==> 12-17 <==
## argmax16
module argmax16 (
  input  logic         clk,
  input  logic         rstn,        
  input  logic         in_valid,
  input  logic [255:0] in_data,     
  output logic         out_valid,
  output logic [3:0]   out_idx
);
  logic [255:0] data_q;
  logic         valid_q;
  logic [3:0]   idx_c;
  always_ff @(posedge clk or negedge rstn) begin
    if (!rstn) begin
      valid_q   <= 1'b0;
      out_valid <= 1'b0;
    end else begin
      valid_q   <= in_valid;
      out_valid <= valid_q;
    end
  end
  always_ff @(posedge clk) begin
    data_q  <= in_data;
    out_idx <= idx_c;
  end
  comparator #(
    .DATA_WIDTH  (16),
    .BINARY_TREE (1),
    .NUM_INPUTS  (16)
  ) u_cmp (
    .cmp_ip (data_q),
    .out    (idx_c)
  );
endmodule
export LEC_CHECK = 0
export CAP_MARGIN = 20
export CORE_ASPECT_RATIO = 1.89
export CORE_MARGIN = 10
export CORE_UTILIZATION = 40
export CTS_CLUSTER_SIZE = 91
export MAX_ROUTING_LAYER = met4
export SLEW_MARGIN = 20
create_clock -name core_clock -period 7.15 [get_ports {clk}]
run.sh (not shown) runs the stock make flow with config.mk's settings and CLKGATE_MAP_FILE=.
==> 03-19: changes against 12-17 <==
--- a/flow/config.mk
+++ b/flow/config.mk
@@ -7,8 +7,5 @@
 export LEC_CHECK = 0
 export CAP_MARGIN = 20
-export CORE_ASPECT_RATIO = 1.89
-export CORE_MARGIN = 10
+export CORE_MARGIN = 2
 export CORE_UTILIZATION = 40
-export CTS_CLUSTER_SIZE = 91
-export MAX_ROUTING_LAYER = met4
 export SLEW_MARGIN = 20
==> flow/constraint.sdc (replaced) <==
create_clock -name core_clock -period 8.5 [get_ports {clk}]
set_input_delay 1.7000 -clock core_clock [delete_from_list [all_inputs] [get_ports {clk}]]
set_output_delay 1.7000 -clock core_clock [all_outputs]
set_load 0.01 [all_outputs]
==> results <==
Global-route usage: 12-17 is higher than 03-19 (0.39 points).
Synthesized cell count is the same in 12-17 and 03-19.
In 12-17 the combinational power is higher than in 03-19, by about 70%.
03-19 finished clean. 12-17 finished with negative setup slack left.
Against 03-19, the non-clock buffer count of 12-17 is higher by 208.
Against 03-19, the first-iteration DRC count of 12-17 is lower by about 47%.
In 12-17 the register-to-register slack is lower than in 03-19, by 740 ps.
In flip-flop count, 12-17 and 03-19 do not differ.
Routed wire length: 03-19 is lower than 12-17 (about 22%).
In 03-19 the total power is smaller than in 12-17, by about 30%.
In 12-17 the die area is higher than in 03-19, by 19%.

==> run a <==
==> flow/design.v <==
module comparator 
#(
  parameter DATA_WIDTH  = 16,
  parameter BINARY_TREE = 1,
  parameter NUM_INPUTS  = 16
)
(
  input  logic [NUM_INPUTS-1:0][DATA_WIDTH-1 : 0] cmp_ip,
  output logic [$clog2(NUM_INPUTS)-1 :0]  out
);
  generate if (BINARY_TREE == 0) begin
    always_comb begin
      out      = '0;
      for (int i =0; i < NUM_INPUTS; ++i) begin
        if (cmp_ip[i] > cmp_ip[out]) begin
          out      = i;
        end
      end
    end
  end else begin
    logic [$clog2(NUM_INPUTS)-1 : 0] out_stg[$clog2(NUM_INPUTS) + 1][NUM_INPUTS];
    logic [DATA_WIDTH-1 : 0]         cmp_stg[$clog2(NUM_INPUTS) + 1][NUM_INPUTS];
    always_comb begin
      for (int i = 0; i < NUM_INPUTS; i++) begin
        cmp_stg[0][i]  = cmp_ip[i];
        out_stg[0][i]  = i;
      end
      for (int i = 0;i < $clog2(NUM_INPUTS); i++) begin
        for (int j = 0;j < NUM_INPUTS; ++j) begin
          out_stg[i+1][j]    = 'X;
          cmp_stg[i+1][j]    = 'X;
        end
      end
      for (int i = 0;i < $clog2(NUM_INPUTS); i++) begin
        for (int j = 0;j < (NUM_INPUTS/2**i); j= j+2) begin
          if (cmp_stg[i][j] > cmp_stg[i][j+1]) begin
            out_stg[i+1][j/2]    = out_stg[i][j];
            cmp_stg[i+1][j/2]    = cmp_stg[i][j];
          end else begin
            out_stg[i+1][j/2]    = out_stg[i][j+1];
            cmp_stg[i+1][j/2]    = cmp_stg[i][j+1];
          end
        end
      end
      out   = out_stg[$clog2(NUM_INPUTS)][0];
    end
  end
  endgenerate
endmodule
module argmax16 (
  input  logic         clk,
  input  logic         rstn,        
  input  logic         in_valid,
  input  logic [255:0] in_data,     
  output logic         out_valid,
  output logic [3:0]   out_idx
);
  logic [255:0] data_q;
  logic         valid_q;
  logic [3:0]   idx_c;
  always_ff @(posedge clk or negedge rstn) begin
    if (!rstn) begin
      valid_q   <= 1'b0;
      out_valid <= 1'b0;
    end else begin
      valid_q   <= in_valid;
      out_valid <= valid_q;
    end
  end
  always_ff @(posedge clk) begin
    data_q  <= in_data;
    out_idx <= idx_c;
  end
  comparator #(
    .DATA_WIDTH  (16),
    .BINARY_TREE (1),
    .NUM_INPUTS  (16)
  ) u_cmp (
    .cmp_ip (data_q),
    .out    (idx_c)
  );
endmodule
==> flow/run.sh <==
#!/bin/bash
# the make line also repeats each setting of config.mk as NAME=value (left out here)
make -C /OpenROAD-flow-scripts/flow DESIGN_CONFIG=/design/flow/config.mk WORK_HOME=/design/flow/orfs CLKGATE_MAP_FILE= finish
==> flow/config.mk <==
export PLATFORM = sky130hd
export DESIGN_NAME = argmax16
export DESIGN_NICKNAME = argmax16
export VERILOG_FILES = /design/flow/design.v
export SDC_FILE = /design/flow/constraint.sdc
export NUM_CORES = 4
export LEC_CHECK = 0
export CAP_MARGIN = 20
export CORE_MARGIN = 2
export CORE_UTILIZATION = 72
export CTS_CLUSTER_SIZE = 36
export SETUP_SLACK_MARGIN = 0.68
export SLEW_MARGIN = 20
==> flow/constraint.sdc <==
create_clock -name core_clock -period 4.33 [get_ports {clk}]
set_input_delay 0.8660 -clock core_clock [delete_from_list [all_inputs] [get_ports {clk}]]
set_output_delay 0.8660 -clock core_clock [all_outputs]
set_load 0.01 [all_outputs]
==> run b (differences from run a) <==
--- a/flow/config.mk
+++ b/flow/config.mk
@@ -8,6 +8,8 @@
 export CAP_MARGIN = 20
 export CORE_MARGIN = 2
-export CORE_UTILIZATION = 72
-export CTS_CLUSTER_SIZE = 36
-export SETUP_SLACK_MARGIN = 0.68
+export CORE_UTILIZATION = 62
+export CTS_CLUSTER_DIAMETER = 382
+export CTS_CLUSTER_SIZE = 98
+export PLACE_DENSITY = 0.36
+export SETUP_SLACK_MARGIN = 0.7
 export SLEW_MARGIN = 20
==> flow/constraint.sdc (replaced) <==
create_clock -name core_clock -period 3.99 [get_ports {clk}]
set_input_delay 0.7980 -clock core_clock [delete_from_list [all_inputs] [get_ports {clk}]]
set_output_delay 0.7980 -clock core_clock [all_outputs]
set_load 0.01 [all_outputs]
==> run c (differences from run a) <==
--- a/flow/config.mk
+++ b/flow/config.mk
@@ -6,8 +6,12 @@
 export NUM_CORES = 4
 export LEC_CHECK = 0
+export ABC_AREA = 1
 export CAP_MARGIN = 20
 export CORE_MARGIN = 2
 export CORE_UTILIZATION = 72
+export CTS_CLUSTER_DIAMETER = 381
 export CTS_CLUSTER_SIZE = 36
-export SETUP_SLACK_MARGIN = 0.68
+export HOLD_SLACK_MARGIN = 0.3
+export PLACE_DENSITY_LB_ADDON = 0.13
+export SETUP_SLACK_MARGIN = 1.11
 export SLEW_MARGIN = 20
==> flow/constraint.sdc (replaced) <==
create_clock -name core_clock -period 3.77 [get_ports {clk}]
set_input_delay 0.7540 -clock core_clock [delete_from_list [all_inputs] [get_ports {clk}]]
set_output_delay 0.7540 -clock core_clock [all_outputs]
set_load 0.01 [all_outputs]
==> results.tsv <==
metric	value	unit
status	aborted with a tool error	
Last stage	3_5_place_dp	
first reported error	[ERROR DPL-0038] Utilization greater than 100%, impossible to legalize	
fa+ha+maj area frac	21.72	%
Die Footprint	20320	µm²
Synth top cells by count	260 x dfxtp_1, 240 x ha_1, 154 x a21oi_1, 140 x inv_1, 82 x nand2_1	
mapped cell area	13820	µm²
synthesized net count	1933	
top cells by area	dfxtp_1 38%, ha_1 22%, a21oi_1 5.6%	
Mapped Cells	1434	
That was run a.
==> results.tsv <==
metric	value	unit
Last stage	4_1_cts	
top cells by area	dfxtp_1 38%, ha_1 22%, a21oi_1 5.6%	
synthesized net count	1933	
first reported error	[ERROR DPL-0033] detailed placement checks failed during check placement.	
Mapped Cells	1434	
Synth logic family	adder cells	
Die Footprint	23510	µm²
register share after synthesis	38.01	%
mapped cell area	13820	µm²
fa+ha+maj area frac	21.72	%
status	aborted with a tool error	
Synth top cells by count	260 x dfxtp_1, 240 x ha_1, 154 x a21oi_1, 140 x inv_1, 82 x nand2_1	
That was run b.
==> results.tsv <==
metric	value	unit
Mapped Cells	1993	
Die Footprint	22110	µm²
first reported error	[ERROR DPL-0038] Utilization greater than 100%, impossible to legalize	
Last stage	3_5_place_dp	
fa+ha+maj area frac	19.92	%
status	aborted with a tool error	
top cells by area	dfxtp_1 35%, ha_1 20%, nand2_1 13%	
synthesized net count	2492	
That was run c.

==> trial 82: inputs <==
RTL: the design.v shown in full above, as it stands there.
==> flow/config.mk <==
export PLATFORM = sky130hd
export DESIGN_NAME = argmax16
export DESIGN_NICKNAME = argmax16
export VERILOG_FILES = /design/flow/design.v
export SDC_FILE = /design/flow/constraint.sdc
export NUM_CORES = 4
export LEC_CHECK = 0
export ABC_AREA = 1
export CAP_MARGIN = 15
export CELL_PAD_IN_SITES_GLOBAL_PLACEMENT = 2
export CORE_ASPECT_RATIO = 1.11
export CORE_MARGIN = 3
export CORE_UTILIZATION = 63
export CTS_CLUSTER_SIZE = 88
export GPL_TIMING_DRIVEN = 0
export MAX_ROUTING_LAYER = met5
export MIN_ROUTING_LAYER = met1
export PLACE_DENSITY_LB_ADDON = 0.14
export SLEW_MARGIN = 20
export TNS_END_PERCENT = 65
==> flow/constraint.sdc <==
create_clock -name core_clock -period 4.86 [get_ports {clk}]
set_input_delay 0.9720 -clock core_clock [delete_from_list [all_inputs] [get_ports {clk}]]
set_output_delay 0.9720 -clock core_clock [all_outputs]
set_load 0.01 [all_outputs]
==> build 77 (differences from trial 82) <==
==> flow/config.mk (replaced) <==
export PLATFORM = sky130hd
export DESIGN_NAME = argmax16
export DESIGN_NICKNAME = argmax16
export VERILOG_FILES = /design/flow/design.v
export SDC_FILE = /design/flow/constraint.sdc
export NUM_CORES = 4
export LEC_CHECK = 0
export CAP_MARGIN = 20
export CORE_MARGIN = 2
export CORE_UTILIZATION = 50
export SETUP_SLACK_MARGIN = 1.29
export SLEW_MARGIN = 20
==> flow/constraint.sdc (replaced) <==
create_clock -name core_clock -period 4.43 [get_ports {clk}]
set_input_delay 0.8860 -clock core_clock [delete_from_list [all_inputs] [get_ports {clk}]]
set_output_delay 0.8860 -clock core_clock [all_outputs]
set_load 0.01 [all_outputs]
==> trial 21 (differences from trial 82) <==
==> flow/config.mk (replaced) <==
export PLATFORM = sky130hd
export DESIGN_NAME = argmax16
export DESIGN_NICKNAME = argmax16
export VERILOG_FILES = /design/flow/design.v
export SDC_FILE = /design/flow/constraint.sdc
export NUM_CORES = 4
export LEC_CHECK = 0
export CAP_MARGIN = 20
export CORE_MARGIN = 2
export CORE_UTILIZATION = 50
export SLEW_MARGIN = 20
export TNS_END_PERCENT = 5
==> flow/constraint.sdc (replaced) <==
create_clock -name core_clock -period 4.43 [get_ports {clk}]
set_input_delay 0.8860 -clock core_clock [delete_from_list [all_inputs] [get_ports {clk}]]
set_output_delay 0.8860 -clock core_clock [all_outputs]
set_load 0.01 [all_outputs]
==> trial 57 (differences from trial 82) <==
==> flow/config.mk (replaced) <==
export PLATFORM = sky130hd
export DESIGN_NAME = argmax16
export DESIGN_NICKNAME = argmax16
export VERILOG_FILES = /design/flow/design.v
export SDC_FILE = /design/flow/constraint.sdc
export NUM_CORES = 4
export LEC_CHECK = 0
export ABC_AREA = 0
export CAP_MARGIN = 10
export CELL_PAD_IN_SITES_GLOBAL_PLACEMENT = 3
export CORE_ASPECT_RATIO = 0.61
export CORE_MARGIN = 10
export CORE_UTILIZATION = 40
export CTS_CLUSTER_SIZE = 91
export GPL_ROUTABILITY_DRIVEN = 0
export GPL_TIMING_DRIVEN = 0
export HOLD_SLACK_MARGIN = 0.05
export MAX_ROUTING_LAYER = met5
export MIN_ROUTING_LAYER = met2
export SLEW_MARGIN = 20
export TNS_END_PERCENT = 95
==> flow/constraint.sdc (replaced) <==
create_clock -name core_clock -period 7.15 [get_ports {clk}]
set_input_delay 1.4300 -clock core_clock [delete_from_list [all_inputs] [get_ports {clk}]]
set_output_delay 1.4300 -clock core_clock [all_outputs]
set_load 0.01 [all_outputs]
==> comparison table <==
quantity                                                          build 77                  trial 21                trial 82                  trial 57
Outcome                                           finished with violations  finished with violations  stopped before the end  finished with violations
Failing step                                                             -                         -    3_1_place_gp_skip_io                         -
Violated checks                                               setup timing              setup timing                       -              setup timing
Critical Path Sink Type                                           register                  register                       -                  register
Worst setup path category                             register to register      register to register                       -      register to register
Final Core Density                                                  84.05%                    78.94%                       -                    60.14%
Launching element type of the critical path                       register                  register                       -                  register
Worst hold margin                                                0.3631 ns                 0.3601 ns                       -                 0.3547 ns
Max transition margin                                               66.28%                    60.40%                       -                    43.79%
Sequential cell power                                              2.61 mW                   2.60 mW                       -                   1.62 mW
Worst Max-Slew Pin Slew                                          0.5005 ns                 0.5878 ns                       -                 0.8197 ns
Fin nets                                                              2638                      2585                       -                      2315
Vertical extent of the die                                        170.3 um                  170.3 um                169.0 um                  165.2 um
Final setup violation count                                              4                         4                       -                         4
Buf+Inv Stages, Crit Path                                               13                        11                       -                         7
Buffers excl. clock                                                    719                       666                       -                       398
Instance count along the most critical hold path                         0                         0                       -                         0
Routed wire length on met2                                        22880 um                  20470 um                       -                  22110 um
Area of the die                                                29000 sq um               29000 sq um             25820 sq um               42630 sq um
MI comb cells                                                          990                       989                       -                       989
Effective utilization at floorplan                                  51.15%                    51.15%                  64.21%                    40.32%
No activity file was given, so power comes from the tool's default toggle rates.
